==> run a <==
// AHBPERIPH
module AHBPERIPH(
  input  wire        HCLK,
  input  wire        HRESETn,
  input  wire [31:0] HADDR,
  input  wire [1:0]  HTRANS,
  input  wire        HWRITE,
  input  wire [31:0] HWDATA,
  output wire [31:0] HRDATA,
  output wire        HREADY,
  input  wire        RsRx,
  output wire        RsTx,
  input  wire        capture_event,
  output wire        PWM_OUT,
  input  wire [15:0] GPIOIN,
  output wire [15:0] GPIOOUT,
  output wire [6:0]  seg,
  output wire        dp,
  output wire [3:0]  an,
  output wire        uart_irq,
  output wire        timer_irq,
  output wire        gpio_irq
);
  wire [3:0]  mux_sel;
  wire        hsel_uart, hsel_timer, hsel_gpio, hsel_7seg;
  wire [31:0] hrdata_uart, hrdata_timer, hrdata_gpio, hrdata_7seg;
  wire        hready_uart, hready_timer, hready_gpio, hready_7seg;
  AHBDCD uAHBDCD (
    .HADDR(HADDR),
    .HSEL_S0(),
    .HSEL_S1(),
    .HSEL_S2(hsel_uart),
    .HSEL_S3(hsel_timer),
    .HSEL_S4(hsel_gpio),
    .HSEL_S5(hsel_7seg),
    .HSEL_S6(),
    .HSEL_S7(),
    .HSEL_S8(),
    .HSEL_S9(),
    .HSEL_NOMAP(),
    .MUX_SEL(mux_sel)
  );
  AHBMUX uAHBMUX (
    .HCLK(HCLK),
    .HRESETn(HRESETn),
    .MUX_SEL(mux_sel),
    .HRDATA_S0(32'h0000_0000),
    .HRDATA_S1(32'h0000_0000),
    .HRDATA_S2(hrdata_uart),
    .HRDATA_S3(hrdata_timer),
    .HRDATA_S4(hrdata_gpio),
    .HRDATA_S5(hrdata_7seg),
    .HRDATA_S6(32'h0000_0000),
    .HRDATA_S7(32'h0000_0000),
    .HRDATA_S8(32'h0000_0000),
    .HRDATA_S9(32'h0000_0000),
    .HRDATA_NOMAP(32'hDEADBEEF),
    .HREADYOUT_S0(1'b1),
    .HREADYOUT_S1(1'b1),
    .HREADYOUT_S2(hready_uart),
    .HREADYOUT_S3(hready_timer),
    .HREADYOUT_S4(hready_gpio),
    .HREADYOUT_S5(hready_7seg),
  ...
make LEC_CHECK=0 CAP_MARGIN=35 CORE_ASPECT_RATIO=1.86 CORE_MARGIN=2 CORE_UTILIZATION=64 CTS_CLUSTER_SIZE=54 GPL_ROUTABILITY_DRIVEN=0 GPL_TIMING_DRIVEN=1 SLEW_MARGIN=15 TNS_END_PERCENT=65 finish   # period 11.4 ns
run.sh (not shown) runs the stock make flow with config.mk's settings and CLKGATE_MAP_FILE=.
==> run b: changes against run a <==
CAP_MARGIN = 10   (was 35)
CORE_ASPECT_RATIO = 1.03   (was 1.86)
CORE_UTILIZATION = 70   (was 64)
CTS_CLUSTER_DIAMETER = 303   (was default)
CTS_CLUSTER_SIZE = 15   (was 54)
GPL_ROUTABILITY_DRIVEN = default   (was 0)
GPL_TIMING_DRIVEN = default   (was 1)
HOLD_SLACK_MARGIN = -0.1   (was default)
MAX_ROUTING_LAYER = met4   (was default)
SETUP_SLACK_MARGIN = 1.02   (was default)
SLEW_MARGIN = 20   (was 15)
TNS_END_PERCENT = 100   (was 65)
==> flow/constraint.sdc (replaced) <==
create_clock -name core_clock -period 4.06 [get_ports {HCLK}]
set_input_delay 0.8120 -clock core_clock [delete_from_list [all_inputs] [get_ports {HCLK}]]
set_output_delay 0.8120 -clock core_clock [all_outputs]
set_load 0.01 [all_outputs]
==> job_summary.md <==
## PnR job results

| Metric | Value |
|---|---|
| Rel. slew slack | `20.9%` |
| M3 GR Usage | `about 6.1%` |
| Status | `finished clean` |
| Fraction of cell area in non-clock buffers | `~8.8%` |
That was run b.
==> job_summary.md <==
## PnR job results

| Metric | Value |
|---|---|
| Fraction of cell area in non-clock buffers | `around 5.3%` |
| Rel. slew slack | `a little under two fifths` |
| Number of logic gates | `about 1400` |
| Count of library flops with an enable pin | `270` |
| M3 GR Usage | `roughly 4.0%` |
| Met2 Use GR | `slightly below 60%` |
| Status | `finished clean` |
| Top cell area share | `between 30% and 40%` |
That was run a.

========
==> 07-28 <==
AHBPERIPH again, from the RTL that the note above started with.
make LEC_CHECK=0 CAP_MARGIN=10 CORE_ASPECT_RATIO=1.03 CORE_MARGIN=2 CORE_UTILIZATION=72 CTS_CLUSTER_DIAMETER=303 CTS_CLUSTER_SIZE=15 HOLD_SLACK_MARGIN=0.3 MAX_ROUTING_LAYER=met4 SETUP_SLACK_MARGIN=1.02 SLEW_MARGIN=20 TNS_END_PERCENT=5 finish   # period 4.06 ns
==> 01-17: changes against 07-28 <==
Settings changed: CAP_MARGIN 10 to 20, CORE_ASPECT_RATIO 1.03 to default, CORE_UTILIZATION 72 to 52, CTS_CLUSTER_DIAMETER 303 to default, CTS_CLUSTER_SIZE 15 to default, HOLD_SLACK_MARGIN 0.3 to default, MAX_ROUTING_LAYER met4 to default, PLACE_DENSITY from default to 0.6, SETUP_SLACK_MARGIN 1.02 to default, TNS_END_PERCENT 5 to default.
==> flow/constraint.sdc (replaced) <==
create_clock -name core_clock -period 9.41 [get_ports {HCLK}]
set_input_delay 1.8820 -clock core_clock [delete_from_list [all_inputs] [get_ports {HCLK}]]
set_output_delay 1.8820 -clock core_clock [all_outputs]
set_load 0.01 [all_outputs]
==> 12-26: changes against 07-28 <==
Settings changed: CAP_MARGIN 10 to 15, CORE_ASPECT_RATIO 1.03 to default, CTS_CLUSTER_DIAMETER 303 to 28, CTS_CLUSTER_SIZE 15 to 36, HOLD_SLACK_MARGIN 0.3 to default, PLACE_DENSITY from default to 0.6, SETUP_SLACK_MARGIN 1.02 to 0.53, TNS_END_PERCENT 5 to default.
==> flow/constraint.sdc (replaced) <==
create_clock -name core_clock -period 4.14 [get_ports {HCLK}]
set_input_delay 0.8280 -clock core_clock [delete_from_list [all_inputs] [get_ports {HCLK}]]
set_output_delay 0.8280 -clock core_clock [all_outputs]
set_load 0.01 [all_outputs]
==> results <==
Status: 01-17 complete, no violations; 12-26 complete, but fails checks; 07-28 complete, no violations
Reasons for failing layout checks: 01-17 -; 12-26 setup timing; 07-28 -
Peak ir drop on the vdd network: 01-17 0.179 mV; 12-26 0.515 mV; 07-28 0.393 mV
Endpoints failing setup: 01-17 0; 12-26 9; 07-28 0
Chip area: 01-17 60400 sq um; 12-26 43900 sq um; 07-28 43900 sq um
Summed negative setup slack over all endpoints: 01-17 0 ns; 12-26 -2.01 ns; 07-28 0 ns
Slew of the pin with the lowest slew margin: 01-17 1.05 ns; 12-26 1.19 ns; 07-28 1.14 ns
Total power consumption of the routed design: 01-17 6.71 mW; 12-26 21.2 mW; 07-28 13.5 mW
Seq power: 01-17 3.34 mW; 12-26 7.70 mW; 07-28 7.75 mW
Placed wire-length estimate: 01-17 50200 microns; 12-26 51600 microns; 07-28 51100 microns
Power in combinational cells: 01-17 436 uW; 12-26 1.20 mW; 07-28 1.04 mW
HP Class: 01-17 reg2reg; 12-26 in2async; 07-28 reg2reg
Length in cells of the worst reg-to-reg path: 01-17 8; 12-26 12; 07-28 8
Post-route worst hold slack: 01-17 0.458 ns; 12-26 0.141 ns; 07-28 0.464 ns
Global-route total usage across every layer: 01-17 25.7%; 12-26 50.0%; 07-28 39.5%
Sw power: 01-17 1.56 mW; 12-26 5.23 mW; 07-28 3.25 mW
Portion of the layout cell area used by clock cells: 01-17 7.08%; 12-26 12.6%; 07-28 4.07%
Fraction of the core area occupied by cells at floorplan: 01-17 52.6%; 12-26 72.7%; 07-28 72.9%
Wirelength per Cell: 01-17 23.5 microns; 12-26 37.2 microns; 07-28 26.8 microns
DR vias: 01-17 19500; 12-26 26400; 07-28 21300
Final nets: 01-17 2523; 12-26 2735; 07-28 2602
Met3 wire length: 01-17 3910 microns; 12-26 18800 microns; 07-28 7530 microns
Via-to-Cell Ratio: 01-17 6.03; 12-26 8.01; 07-28 6.91
Global-route wire length before repair: 01-17 118000 microns; 12-26 156000 microns; 07-28 126000 microns
Clock Power Share: 01-17 43.8%; 12-26 57.9%; 07-28 34.8%
Cell type of the slowest stage on the worst timing path: 01-17 edfxtp_1; 12-26 a221oi_2; 07-28 mux4_2
Total detailed-routing wirelength: 01-17 76300 microns; 12-26 122000 microns; 07-28 82500 microns
Post-route clock period utilization: 01-17 67.2%; 12-26 116%; 07-28 93.7%
Power figures rest on the tool's default switching activity, not on a simulated workload.
